// can_node
module can_node (
    input  wire        clk,
    input  wire        rst,
    input  wire        tx_sig,
    output wire        tx_can_tx,
    output wire        tx_rst_n,
    output wire        tx_led,
    output wire [14:0] tx_crc_reg,
    output wire [3:0]  tx_dlc,
    output wire [10:0] tx_id,
    output wire [3:0]  tx_current_state,
    output wire [15:0] tx_bit_counter,
    output wire [63:0] tx_data,
    output wire        tx_send_frame,
    output wire        tx_sending_frame,
    output wire        tx_idle,
    input  wire        rx_can_rx_buf,
    output wire        rx_SOF_detected,
    output wire        rx_receiving_frame,
    output wire        rx_can_rx,
    output wire [10:0] rx_id_rx,
    output wire [3:0]  rx_dlc_rx,
    output wire [63:0] rx_crc_rx,
    output wire [63:0] rx_data_rx,
    output wire [3:0]  rx_current_state,
    output wire [31:0] rx_state_ascii,
    output wire        rx_red,
    output wire        rx_green,
    output wire        rx_blue,
    output wire        rx_debug_led,
    output wire [15:0] rx_bit_counter,
    output wire        rx_frame_valid
);
Size in the first run: about 330 I/O pins.
make LEC_CHECK=0 ABC_AREA=1 CAP_MARGIN=20 CORE_MARGIN=2 CORE_UTILIZATION=65 CTS_CLUSTER_SIZE=22 SLEW_MARGIN=20 finish   # period 2.45 ns
run.sh (not shown) runs the stock make flow with config.mk's settings and CLKGATE_MAP_FILE=.
The first run aborted during global routing with GRT-0116.
==> next run, changes <==
ABC_AREA = default   (was 1)
CORE_UTILIZATION = 40   (was 65)
CTS_CLUSTER_SIZE = default   (was 22)
clock period = 5.76 ns   (was 2.45 ns; I/O delays follow)
After rerunning: This time the run completed without violations; area after synthesis came out lower by 8.5%; synthesized cell count falls by 24%; die size came out higher by 47%.
==> next run, changes <==
ABC_AREA = 1   (was default)
CORE_UTILIZATION = 68   (was 40)
clock period = 11.0 ns   (was 5.76 ns; I/O delays follow)
Via count rises by 25%.
Non-clock buffer count went down by 11.
First-iteration DRC count went up by about 60%.
Cell area rose by about 5.6%.
Area after synthesis increases by about 9%.
Total power decreases by 35%.
==> next run, changes <==
CORE_UTILIZATION = 72   (was 68)
CTS_CLUSTER_SIZE = 73   (was default)
PLACE_DENSITY = 0.38   (was default)
SETUP_SLACK_MARGIN = 1.15   (was default)
TNS_END_PERCENT = 20   (was default)
clock period = 4.87 ns   (was 11.0 ns; I/O delays follow)
Result: The changed run stopped in global routing with GRT-0232. Die area falls by 5.4%. Synthesized cell count does not change. Area after synthesis stays the same.

* * *

exp/onyx:
can_node again, from the RTL that the note above started with.
==> flow/config.mk <==
export PLATFORM = sky130hd
export DESIGN_NAME = can_node
export DESIGN_NICKNAME = can_node
export VERILOG_FILES = /design/flow/design.v
export SDC_FILE = /design/flow/constraint.sdc
export NUM_CORES = 4
export LEC_CHECK = 0
export ABC_AREA = 1
export CAP_MARGIN = 20
export CORE_ASPECT_RATIO = 0.86
export CORE_MARGIN = 10
export CORE_UTILIZATION = 40
export CTS_CLUSTER_SIZE = 28
export GPL_ROUTABILITY_DRIVEN = 0
export GPL_TIMING_DRIVEN = 1
export HOLD_SLACK_MARGIN = 0.01
export MAX_ROUTING_LAYER = met4
export MIN_ROUTING_LAYER = met2
export SETUP_SLACK_MARGIN = 1.87
export SLEW_MARGIN = 30
==> flow/constraint.sdc <==
create_clock -name core_clock -period 7.02 [get_ports {clk}]
set_input_delay 1.4040 -clock core_clock [delete_from_list [all_inputs] [get_ports {clk}]]
set_output_delay 1.4040 -clock core_clock [all_outputs]
set_load 0.01 [all_outputs]
diff inputs: exp/onyx => exp/harbor
# exp/onyx
export LEC_CHECK = 0
export ABC_AREA = 1
export CAP_MARGIN = 20
export CORE_ASPECT_RATIO = 0.86
export CORE_MARGIN = 10
export CORE_UTILIZATION = 40
export CTS_CLUSTER_SIZE = 28
export GPL_ROUTABILITY_DRIVEN = 0
export GPL_TIMING_DRIVEN = 1
export HOLD_SLACK_MARGIN = 0.01
export MAX_ROUTING_LAYER = met4
export MIN_ROUTING_LAYER = met2
export SETUP_SLACK_MARGIN = 1.87
export SLEW_MARGIN = 30
create_clock -name core_clock -period 7.02 [get_ports {clk}]
# exp/harbor
export LEC_CHECK = 0
export ABC_AREA = 0
export CAP_MARGIN = 20
export CELL_PAD_IN_SITES_GLOBAL_PLACEMENT = 2
export CORE_MARGIN = 3
export CORE_UTILIZATION = 47
export HOLD_SLACK_MARGIN = -0.1
export MAX_ROUTING_LAYER = met4
export SLEW_MARGIN = 30
create_clock -name core_clock -period 3.36 [get_ports {clk}]
### Flow results
The flow ran to completion for all of exp/onyx and exp/harbor but exp/harbor, which stopped partway.
exp/harbor got as far as global placement, where a tool error ended the run.
Per the comparison of exp/harbor with exp/onyx, count of distinct cell types in the synthesized netlist +38%, arithmetic-cell share of the synthesized area counting full adders, half adders and majority gates up 0.30 points, overall die area lost 32%, post-synthesis share of cell area spent on and-or and or-and gates grew by 7.3 points, mean area per synthesized cell climbed about 20%.
Taking exp/onyx as the reference, in exp/harbor synthesized cell count moved down, chip height moved down, total standard cell area after synthesis moved down.

* * *

can_node again, from the RTL that the note above started with.
clock: 4.87 ns
lec_check: 0
abc_area: 0
cap_margin: 20
core_margin: 2
core_utilization: 72
place_density: 0.38
slew_margin: 20
tns_end_percent: 20
The baseline produced a clean layout.
Then changed:
--- a/flow/config.mk
+++ b/flow/config.mk
@@ -7,8 +7,7 @@
 export LEC_CHECK = 0
-export ABC_AREA = 0
 export CAP_MARGIN = 20
 export CORE_MARGIN = 2
-export CORE_UTILIZATION = 72
-export PLACE_DENSITY = 0.38
+export CORE_UTILIZATION = 68
+export CTS_CLUSTER_SIZE = 33
 export SLEW_MARGIN = 20
-export TNS_END_PERCENT = 20
+export TNS_END_PERCENT = 5
==> flow/constraint.sdc (replaced) <==
create_clock -name core_clock -period 4.14 [get_ports {clk}]
set_input_delay 0.8280 -clock core_clock [delete_from_list [all_inputs] [get_ports {clk}]]
set_output_delay 0.8280 -clock core_clock [all_outputs]
set_load 0.01 [all_outputs]
The changed run finished with setup timing left.
Fmax climbs by about 5.6%.
Cell count climbs by about 5%.
Die size climbs by 5.7%.
Register-to-register slack degrades by 0.48 ns.
Setup slack degrades by 0.48 ns.
Sequential share of layout area drops by 1.6 points.
Clock-buffer cell count climbs by 4.
Final area climbs by 6.6%.
Then changed:
--- a/flow/config.mk
+++ b/flow/config.mk
@@ -9,5 +9,7 @@
 export CORE_MARGIN = 2
-export CORE_UTILIZATION = 68
-export CTS_CLUSTER_SIZE = 33
+export CORE_UTILIZATION = 69
+export CTS_CLUSTER_DIAMETER = 337
+export CTS_CLUSTER_SIZE = 95
+export PLACE_DENSITY = 0.36
 export SLEW_MARGIN = 20
-export TNS_END_PERCENT = 5
+export TNS_END_PERCENT = 10
==> flow/constraint.sdc (replaced) <==
create_clock -name core_clock -period 3.2 [get_ports {clk}]
set_input_delay 0.6400 -clock core_clock [delete_from_list [all_inputs] [get_ports {clk}]]
set_output_delay 0.6400 -clock core_clock [all_outputs]
set_load 0.01 [all_outputs]
Effect: This time the run aborted during global routing. Area after synthesis stays the same. Die size is lower by 1.4%. Synthesized cell count is unchanged.

* * *

Starting RTL as in the previous note.
// can_node
module can_node (
    input  wire        clk,
    input  wire        rst,
    input  wire        tx_sig,
    output wire        tx_can_tx,
    output wire        tx_rst_n,
    output wire        tx_led,
    output wire [14:0] tx_crc_reg,
    output wire [3:0]  tx_dlc,
    output wire [10:0] tx_id,
    output wire [3:0]  tx_current_state,
    output wire [15:0] tx_bit_counter,
    output wire [63:0] tx_data,
    output wire        tx_send_frame,
    output wire        tx_sending_frame,
    output wire        tx_idle,
    input  wire        rx_can_rx_buf,
    output wire        rx_SOF_detected,
    output wire        rx_receiving_frame,
    output wire        rx_can_rx,
    output wire [10:0] rx_id_rx,
    output wire [3:0]  rx_dlc_rx,
    output wire [63:0] rx_crc_rx,
    output wire [63:0] rx_data_rx,
    output wire [3:0]  rx_current_state,
    output wire [31:0] rx_state_ascii,
    output wire        rx_red,
    output wire        rx_green,
    output wire        rx_blue,
    output wire        rx_debug_led,
    output wire [15:0] rx_bit_counter,
    output wire        rx_frame_valid
);
Settings: LEC_CHECK=0, ABC_AREA=1, CAP_MARGIN=20, CORE_ASPECT_RATIO=0.86, CORE_MARGIN=2, CORE_UTILIZATION=40, CTS_CLUSTER_SIZE=28, GPL_TIMING_DRIVEN=1, HOLD_SLACK_MARGIN=0.01, MAX_ROUTING_LAYER=met4, MIN_ROUTING_LAYER=met2, SETUP_SLACK_MARGIN=1.87, SLEW_MARGIN=30; clock period 7.02 ns.
==> next run, changes <==
Settings changed: ABC_AREA 1 to unset, CORE_ASPECT_RATIO 0.86 to unset, CTS_CLUSTER_SIZE 28 to unset, GPL_TIMING_DRIVEN 1 to unset, HOLD_SLACK_MARGIN 0.01 to unset, MAX_ROUTING_LAYER met4 to unset, MIN_ROUTING_LAYER met2 to unset, SETUP_SLACK_MARGIN 1.87 to unset, SLEW_MARGIN 30 to 20.
Clock period 7.02 ns to 7.0 ns, I/O delays scaled along.
After rerunning: Clock-buffer cell count came out higher by 5; clock skew decreases by 0.012 ns; wire length falls by about a fifth; via count is lower by well over a third; sequential cell count does not change; combinational power is lower by well over a third.

* * *

== oak ==
Starting RTL as in the previous note.
## can_node
module can_node (
    input  wire        clk,
    input  wire        rst,
    input  wire        tx_sig,
    output wire        tx_can_tx,
    output wire        tx_rst_n,
    output wire        tx_led,
    output wire [14:0] tx_crc_reg,
    output wire [3:0]  tx_dlc,
    output wire [10:0] tx_id,
    output wire [3:0]  tx_current_state,
    output wire [15:0] tx_bit_counter,
    output wire [63:0] tx_data,
    output wire        tx_send_frame,
    output wire        tx_sending_frame,
    output wire        tx_idle,
    input  wire        rx_can_rx_buf,
    output wire        rx_SOF_detected,
    output wire        rx_receiving_frame,
    output wire        rx_can_rx,
    output wire [10:0] rx_id_rx,
    output wire [3:0]  rx_dlc_rx,
    output wire [63:0] rx_crc_rx,
    output wire [63:0] rx_data_rx,
    output wire [3:0]  rx_current_state,
    output wire [31:0] rx_state_ascii,
    output wire        rx_red,
    output wire        rx_green,
    output wire        rx_blue,
    output wire        rx_debug_led,
    output wire [15:0] rx_bit_counter,
    output wire        rx_frame_valid
);
    CAN_TX u_tx (
        .clk(clk), .rst(rst), .sig(tx_sig),
        .can_tx(tx_can_tx), .rst_n(tx_rst_n), .led(tx_led),
        .crc_reg(tx_crc_reg), .dlc(tx_dlc), .id(tx_id),
        .current_state(tx_current_state), .bit_counter(tx_bit_counter),
        .data(tx_data), .send_frame(tx_send_frame),
        .sending_frame(tx_sending_frame), .idle(tx_idle)
    );
    CAN_RX u_rx (
        .clk(clk), .rst(rst), .can_rx_buf(rx_can_rx_buf),
        .SOF_detected(rx_SOF_detected), .receiving_frame(rx_receiving_frame),
        .can_rx(rx_can_rx), .id_rx(rx_id_rx), .dlc_rx(rx_dlc_rx),
        .crc_rx(rx_crc_rx), .data_rx(rx_data_rx),
        .current_state(rx_current_state), .state_ascii(rx_state_ascii),
        .red(rx_red), .green(rx_green), .blue(rx_blue),
        .debug_led(rx_debug_led), .bit_counter(rx_bit_counter),
        .frame_valid(rx_frame_valid)
    );
endmodule
export LEC_CHECK = 0
export ABC_AREA = 1
export CAP_MARGIN = 20
export CELL_PAD_IN_SITES_GLOBAL_PLACEMENT = 2
export CORE_MARGIN = 8
export CORE_UTILIZATION = 34
export CTS_CLUSTER_SIZE = 46
export GPL_ROUTABILITY_DRIVEN = 0
export GPL_TIMING_DRIVEN = 0
export MAX_ROUTING_LAYER = met5
export SLEW_MARGIN = 5
create_clock -name core_clock -period 3.36 [get_ports {clk}]
Although it ran to completion, oak produced a layout that fails the final checks because of negative setup slack.
Setup changes, oak to pine
# oak
export LEC_CHECK = 0
export ABC_AREA = 1
export CAP_MARGIN = 20
export CELL_PAD_IN_SITES_GLOBAL_PLACEMENT = 2
export CORE_MARGIN = 8
export CORE_UTILIZATION = 34
export CTS_CLUSTER_SIZE = 46
export GPL_ROUTABILITY_DRIVEN = 0
export GPL_TIMING_DRIVEN = 0
export MAX_ROUTING_LAYER = met5
export SLEW_MARGIN = 5
create_clock -name core_clock -period 3.36 [get_ports {clk}]
# pine
export LEC_CHECK = 0
export CAP_MARGIN = 20
export CORE_MARGIN = 2
export CORE_UTILIZATION = 49
export SLEW_MARGIN = 20
create_clock -name core_clock -period 5.76 [get_ports {clk}]
## What came out
Against oak, fmax in pine came out worse. Per the comparison of pine with oak, area of the die lower, total met2 wirelength after detailed routing lower, multi-input logic area lower, vertical die dimension lower, final period demand of the worst path higher. pine: all stages complete, timing, DRC and antenna checks passed. pine — transition time at the pin with the least slew margin 0.039 ns higher, oak as reference.
Changes in birch relative to pine:
# pine
export LEC_CHECK = 0
export CAP_MARGIN = 20
export CORE_MARGIN = 2
export CORE_UTILIZATION = 49
export SLEW_MARGIN = 20
create_clock -name core_clock -period 5.76 [get_ports {clk}]
# birch
export LEC_CHECK = 0
export CAP_MARGIN = 20
export CORE_MARGIN = 2
export CORE_UTILIZATION = 68
export CTS_CLUSTER_DIAMETER = 51
export CTS_CLUSTER_SIZE = 33
export SETUP_SLACK_MARGIN = 1.15
export SLEW_MARGIN = 20
export TNS_END_PERCENT = 5
create_clock -name core_clock -period 4.14 [get_ports {clk}]
==> results <==
Tool error GRT-0232 stopped birch during 5_1_grt; no final results. pine completed end to end with timing, DRC and antenna clean. Compare pine and birch | clock buffer count from CTS lower: birch. Between birch and pine, the placed instance count does not differ in any meaningful way. birch vs pine — last weighted congestion value of the routability-driven placer rose about 4.6%. The cell resize tally after clock tree synthesis reported for birch is greater than that of pine by 234. birch against pine: effective utilization at floorplan shows an increase of 20 points; number of top-level design ports shows no meaningful change; area after synthesis shows no meaningful change. Looking at chip area, birch sits below pine.
Here is what was changed in the inputs of maple compared with birch.
# birch
export LEC_CHECK = 0
export CAP_MARGIN = 20
export CORE_MARGIN = 2
export CORE_UTILIZATION = 68
export CTS_CLUSTER_DIAMETER = 51
export CTS_CLUSTER_SIZE = 33
export SETUP_SLACK_MARGIN = 1.15
export SLEW_MARGIN = 20
export TNS_END_PERCENT = 5
create_clock -name core_clock -period 4.14 [get_ports {clk}]
# maple
export LEC_CHECK = 0
export CAP_MARGIN = 20
export CORE_MARGIN = 2
export CORE_UTILIZATION = 40
export GPL_TIMING_DRIVEN = 0
export MAX_ROUTING_LAYER = met4
export MIN_ROUTING_LAYER = met2
export SLEW_MARGIN = 10
create_clock -name core_clock -period 8.11 [get_ports {clk}]
Results
Taking birch as the reference point, the number of core rows of maple rises by about 30%. maple: worst setup slack after placement 2.13 ns above birch. maple finished end to end and its layout was clean on timing, DRC and antenna. On count of cells resized by post-cts repair, the higher figure sits with birch, not maple. Per the comparison of maple with birch, post-synthesis chip area from yosys held, count of different cell masters after synthesis held, number of buffers added by the clock tree synthesis step went up 8, area of the core went up 14,000 um2.
Relative to maple, the following input files were edited for cedar:
# maple
export LEC_CHECK = 0
export CAP_MARGIN = 20
export CORE_MARGIN = 2
export CORE_UTILIZATION = 40
export GPL_TIMING_DRIVEN = 0
export MAX_ROUTING_LAYER = met4
export MIN_ROUTING_LAYER = met2
export SLEW_MARGIN = 10
create_clock -name core_clock -period 8.11 [get_ports {clk}]
# cedar
export LEC_CHECK = 0
export ABC_AREA = 1
export CAP_MARGIN = 20
export CELL_PAD_IN_SITES_GLOBAL_PLACEMENT = 2
export CORE_MARGIN = 3
export CORE_UTILIZATION = 42
export MAX_ROUTING_LAYER = met4
export SLEW_MARGIN = 30
create_clock -name core_clock -period 3.36 [get_ports {clk}]
[summary]
- cedar: floorplan die width higher than maple
- Of maple and cedar, the run reporting the higher total power was cedar.
- cedar ended with more core utilization than maple.
- Of maple and cedar, only maple finishes the flow clean.
- cedar reports its critical path endpoint as u_rx.data_rx[26]$_SDFFE_PP0P_ while maple reports u_rx.data_rx[10]$_SDFFE_PP0P_.
- The power dissipated by switching net loads of cedar exceeds that of maple by about 360%.
- [compare] base=maple new=cedar: count of filler cells inserted in the layout saw a decrease, share of synthesized cell area in and-or and or-and compound cells shows a reduction of 7.3 points, time the final worst path needs with I/O delays and setup went down by 2.76 ns, routability congestion estimate saw an increase, setup slack -1.99 ns.
Power is estimated from default activity; no workload was simulated.
